==> flow/design.v <==
module SatTruncFP
  #(
    parameter	NB_XI  	= 20,
    parameter	NBF_XI	= 12,
    parameter	NB_XO	= 8,
    parameter	NBF_XO	= 6
    )
   (
    input [(NB_XI)-1:0]  i_data,
    output [(NB_XO)-1:0] o_data
    );
   localparam	NBI_XI	=	NB_XI	-	NBF_XI;
   localparam	NBI_XO	=	NB_XO	-	NBF_XO;
   wire [NB_XO-1:0] 	 aux_Sat;
   wire [NBF_XO-1:0] 	 aux_trunc;
   wire 		 condicion;
   wire [NB_XO-1:0] 	 resultado1;
   wire [NB_XO-1:0] 	 resultado2;
	generate
	   if (NBF_XI >= NBF_XO)
	     begin
		assign	aux_trunc = i_data[(NBF_XI-1):(NBF_XI - NBF_XO)];
	     end
	   else
	     begin
		assign	aux_trunc = {i_data[NBF_XI-1:0],{(NBF_XO - NBF_XI){1'b0}}};
	     end
	   if (NBI_XI > NBI_XO)
	     begin
		assign	condicion		=	(i_data[(NB_XI-2)-:(NBI_XI-NBI_XO)] == {(NBI_XI-NBI_XO){i_data[NB_XI-1]}});
		assign	resultado1		=	{i_data[(NB_XI-1)],{(NB_XO-1){~i_data[(NB_XI-1)]}}};
		assign	resultado2		=	{i_data[(NB_XI-1)],i_data[NBF_XI +:NBI_XO-1],aux_trunc};
		assign	aux_Sat			=	condicion	?	resultado2	:	resultado1;
	     end
	   else
	     begin
		if (NBI_XO == NBI_XI)
                  assign  aux_Sat = {i_data[(NB_XI-1)-:NBI_XI],aux_trunc};
		else
		  assign  aux_Sat	= {{(NBI_XO - NBI_XI){i_data[NB_XI-1]}},i_data[(NB_XI-1)-:NBI_XI],aux_trunc};
	     end
	endgenerate
   assign	o_data=aux_Sat;
endmodule
module filtro_fir
  #(
    parameter WW_INPUT  = 8,
    parameter WW_OUTPUT = 8
    ) 
   (
    input 			  clk,
    input 			  i_en,
    input 			  i_srst,
    input signed [ WW_INPUT-1:0]  i_data,
    output signed [WW_OUTPUT-1:0] o_data
    );
  localparam WW_COEFF = 8;
   reg  signed [WW_INPUT           -1:0] register [14:1];
   wire signed [         WW_COEFF  -1:0] coeff    [14:0];
   wire signed [WW_INPUT+WW_COEFF  -1:0] prod     [14:0];
   wire signed [WW_INPUT+WW_COEFF+1-1:0] sum      [8:1]; 
   wire signed [WW_INPUT+WW_COEFF+2-1:0] sum1     [4:1]; 
   wire signed [WW_INPUT+WW_COEFF+3-1:0] sum2     [2:1]; 
   wire signed [WW_INPUT+WW_COEFF+4-1:0] sum3; 
   reg signed [WW_INPUT+WW_COEFF   -1:0] prod_d   [14:0];
   reg signed [WW_INPUT+WW_COEFF+4 -1:0] sum3_d;
   reg signed [WW_INPUT+WW_COEFF+1 -1:0] sum_d    [8:1];
    assign coeff[ 0] = 8'hFF;
    assign coeff[ 1] = 8'hFF;
    assign coeff[ 2] = 8'hFF;
    assign coeff[ 3] = 8'h00;
    assign coeff[ 4] = 8'h03;
    assign coeff[ 5] = 8'h08;
    assign coeff[ 6] = 8'h0D;
    assign coeff[ 7] = 8'h10;
    assign coeff[ 8] = 8'h0D;
    assign coeff[ 9] = 8'h08;
    assign coeff[10] = 8'h03;
    assign coeff[11] = 8'h00;
    assign coeff[12] = 8'hFF;
    assign coeff[13] = 8'hFF;
    assign coeff[14] = 8'hFF;
  always @(posedge clk) begin
    if (i_srst == 1'b1) begin
      register[ 1] <= {WW_INPUT{1'b0}};
      register[ 2] <= {WW_INPUT{1'b0}};
      register[ 3] <= {WW_INPUT{1'b0}};
      register[ 4] <= {WW_INPUT{1'b0}};
      register[ 5] <= {WW_INPUT{1'b0}};
      register[ 6] <= {WW_INPUT{1'b0}};
      register[ 7] <= {WW_INPUT{1'b0}};
      register[ 8] <= {WW_INPUT{1'b0}};
      register[ 9] <= {WW_INPUT{1'b0}};
      register[10] <= {WW_INPUT{1'b0}};
      register[11] <= {WW_INPUT{1'b0}};
      register[12] <= {WW_INPUT{1'b0}};
      register[13] <= {WW_INPUT{1'b0}};
      register[14] <= {WW_INPUT{1'b0}};
    end else begin
      if (i_en == 1'b1) begin
        register[ 1] <= i_data;
        register[ 2] <= register[ 1];
        register[ 3] <= register[ 2];
        register[ 4] <= register[ 3];
        register[ 5] <= register[ 4];
        register[ 6] <= register[ 5];
        register[ 7] <= register[ 6];
        register[ 8] <= register[ 7];
        register[ 9] <= register[ 8];
        register[10] <= register[ 9];
        register[11] <= register[10];
        register[12] <= register[11];
        register[13] <= register[12];
	    register[14] <= register[13];
      end
    end
  end
  assign prod[ 0] = coeff[ 0] * i_data;
  assign prod[ 1] = coeff[ 1] * register[ 1];
  assign prod[ 2] = coeff[ 2] * register[ 2];
  assign prod[ 3] = coeff[ 3] * register[ 3];
  assign prod[ 4] = coeff[ 4] * register[ 4];
  assign prod[ 5] = coeff[ 5] * register[ 5];
  assign prod[ 6] = coeff[ 6] * register[ 6];
  assign prod[ 7] = coeff[ 7] * register[ 7];
  assign prod[ 8] = coeff[ 8] * register[ 8];
  assign prod[ 9] = coeff[ 9] * register[ 9];
  assign prod[10] = coeff[10] * register[10];
  assign prod[11] = coeff[11] * register[11];
  assign prod[12] = coeff[12] * register[12];
  assign prod[13] = coeff[13] * register[13];
  assign prod[14] = coeff[14] * register[14];
  always@(posedge clk) begin
    prod_d[ 0] <= prod[ 0];
    prod_d[ 1] <= prod[ 1];
    prod_d[ 2] <= prod[ 2];
    prod_d[ 3] <= prod[ 3];
    prod_d[ 4] <= prod[ 4];
    prod_d[ 5] <= prod[ 5];
    prod_d[ 6] <= prod[ 6];
    prod_d[ 7] <= prod[ 7];
    prod_d[ 8] <= prod[ 8];
    prod_d[ 9] <= prod[ 9];
    prod_d[10] <= prod[10];
    prod_d[11] <= prod[11];
    prod_d[12] <= prod[12];
    prod_d[13] <= prod[13];
    prod_d[14] <= prod[14];
  end
  assign sum[ 1] = prod_d[ 0] + prod_d[ 1]; 
  assign sum[ 2] = prod_d[ 2] + prod_d[ 3];
  assign sum[ 3] = prod_d[ 4] + prod_d[ 5];
  assign sum[ 4] = prod_d[ 6] + prod_d[ 7];
  assign sum[ 5] = prod_d[08] + prod_d[ 9];
  assign sum[ 6] = prod_d[10] + prod_d[11];
  assign sum[ 7] = prod_d[12] + prod_d[13];
  assign sum[ 8] = {prod_d[14][WW_INPUT+WW_COEFF-1],prod_d[14]};
  always@(posedge clk) begin
    sum_d[1] <= sum[1];
    sum_d[2] <= sum[2];
    sum_d[3] <= sum[3];
    sum_d[4] <= sum[4];
    sum_d[5] <= sum[5];
    sum_d[6] <= sum[6];
    sum_d[7] <= sum[7];
    sum_d[8] <= sum[8];
  end
  assign sum1[ 1] = sum_d[ 1] + sum_d[ 2]; 
  assign sum1[ 2] = sum_d[ 3] + sum_d[ 4];
  assign sum1[ 3] = sum_d[ 5] + sum_d[ 6];
  assign sum1[ 4] = sum_d[ 7] + sum_d[ 8];
  assign sum2[ 1] = sum1[ 1] + sum1[ 2]; 
  assign sum2[ 2] = sum1[ 3] + sum1[ 4];
  assign sum3 = sum2[ 1] + sum2[ 2]; 
  always@(posedge clk)
    sum3_d <= sum3;
  SatTruncFP
	inst_SatTruncFP_dataB
	(
	  .i_data(	sum3_d	),
	  .o_data(	o_data	)
	);
endmodule
make LEC_CHECK=0 CAP_MARGIN=20 CELL_PAD_IN_SITES_GLOBAL_PLACEMENT=3 CORE_MARGIN=2 CORE_UTILIZATION=40 CTS_CLUSTER_DIAMETER=64 MAX_ROUTING_LAYER=met5 PLACE_DENSITY_LB_ADDON=0.11 SETUP_SLACK_MARGIN=-0.32 SLEW_MARGIN=25 TNS_END_PERCENT=45 finish   # period 4.31 ns
run.sh (not shown) runs the stock make flow with config.mk's settings and CLKGATE_MAP_FILE=.
The first run reached the layout checks and failed them: negative setup slack.
Change:
==> flow/config.mk (replaced) <==
export PLATFORM = sky130hd
export DESIGN_NAME = filtro_fir
export DESIGN_NICKNAME = filtro_fir
export VERILOG_FILES = /design/flow/design.v
export SDC_FILE = /design/flow/constraint.sdc
export NUM_CORES = 4
export LEC_CHECK = 0
export CAP_MARGIN = 20
export CORE_MARGIN = 2
export CORE_UTILIZATION = 40
export SLEW_MARGIN = 20
==> flow/constraint.sdc (replaced) <==
create_clock -name core_clock -period 4.81 [get_ports {clk}]
set_input_delay 0.9620 -clock core_clock [delete_from_list [all_inputs] [get_ports {clk}]]
set_output_delay 0.9620 -clock core_clock [all_outputs]
set_load 0.01 [all_outputs]
This time the run completed without violations.
Critical path depth does not change.
Worst setup slack improved by 0.31 ns.
Change:
--- a/flow/config.mk
+++ b/flow/config.mk
@@ -6,6 +6,11 @@
 export NUM_CORES = 4
 export LEC_CHECK = 0
+export ABC_AREA = 1
 export CAP_MARGIN = 20
 export CORE_MARGIN = 2
-export CORE_UTILIZATION = 40
+export CORE_UTILIZATION = 72
+export CTS_CLUSTER_SIZE = 27
+export PLACE_DENSITY_LB_ADDON = 0.01
+export SETUP_SLACK_MARGIN = 0.79
 export SLEW_MARGIN = 20
+export TNS_END_PERCENT = 60
==> flow/constraint.sdc (replaced) <==
create_clock -name core_clock -period 2.67 [get_ports {clk}]
set_input_delay 0.5340 -clock core_clock [delete_from_list [all_inputs] [get_ports {clk}]]
set_output_delay 0.5340 -clock core_clock [all_outputs]
set_load 0.01 [all_outputs]
Now the flow completed and failed the layout checks on negative setup slack.
Fmax is higher by 21%.
Setup slack got worse by 1.3 ns.
Design area climbs by 9.5%.
Synthesized area grows by 3.0%.
Change:
==> flow/config.mk (replaced) <==
export PLATFORM = sky130hd
export DESIGN_NAME = filtro_fir
export DESIGN_NICKNAME = filtro_fir
export VERILOG_FILES = /design/flow/design.v
export SDC_FILE = /design/flow/constraint.sdc
export NUM_CORES = 4
export LEC_CHECK = 0
export CAP_MARGIN = 20
export CORE_MARGIN = 2
export CORE_UTILIZATION = 65
export SLEW_MARGIN = 20
==> flow/constraint.sdc (replaced) <==
create_clock -name core_clock -period 2.82 [get_ports {clk}]
set_input_delay 0.5640 -clock core_clock [delete_from_list [all_inputs] [get_ports {clk}]]
set_output_delay 0.5640 -clock core_clock [all_outputs]
set_load 0.01 [all_outputs]
=> The new run completed and failed the layout checks on negative setup slack. Worst setup slack gets worse by 0.37 ns. Utilization shrinks by 11 points. First-iteration DRC count decreases by 42%. Wire length came out lower by about 23%. Synthesized area came out lower by about 3%. Hold slack is worse by 0.0031 ns. Cell area went down by 6.1%. Sequential share of layout area came out higher by 2.0 points.
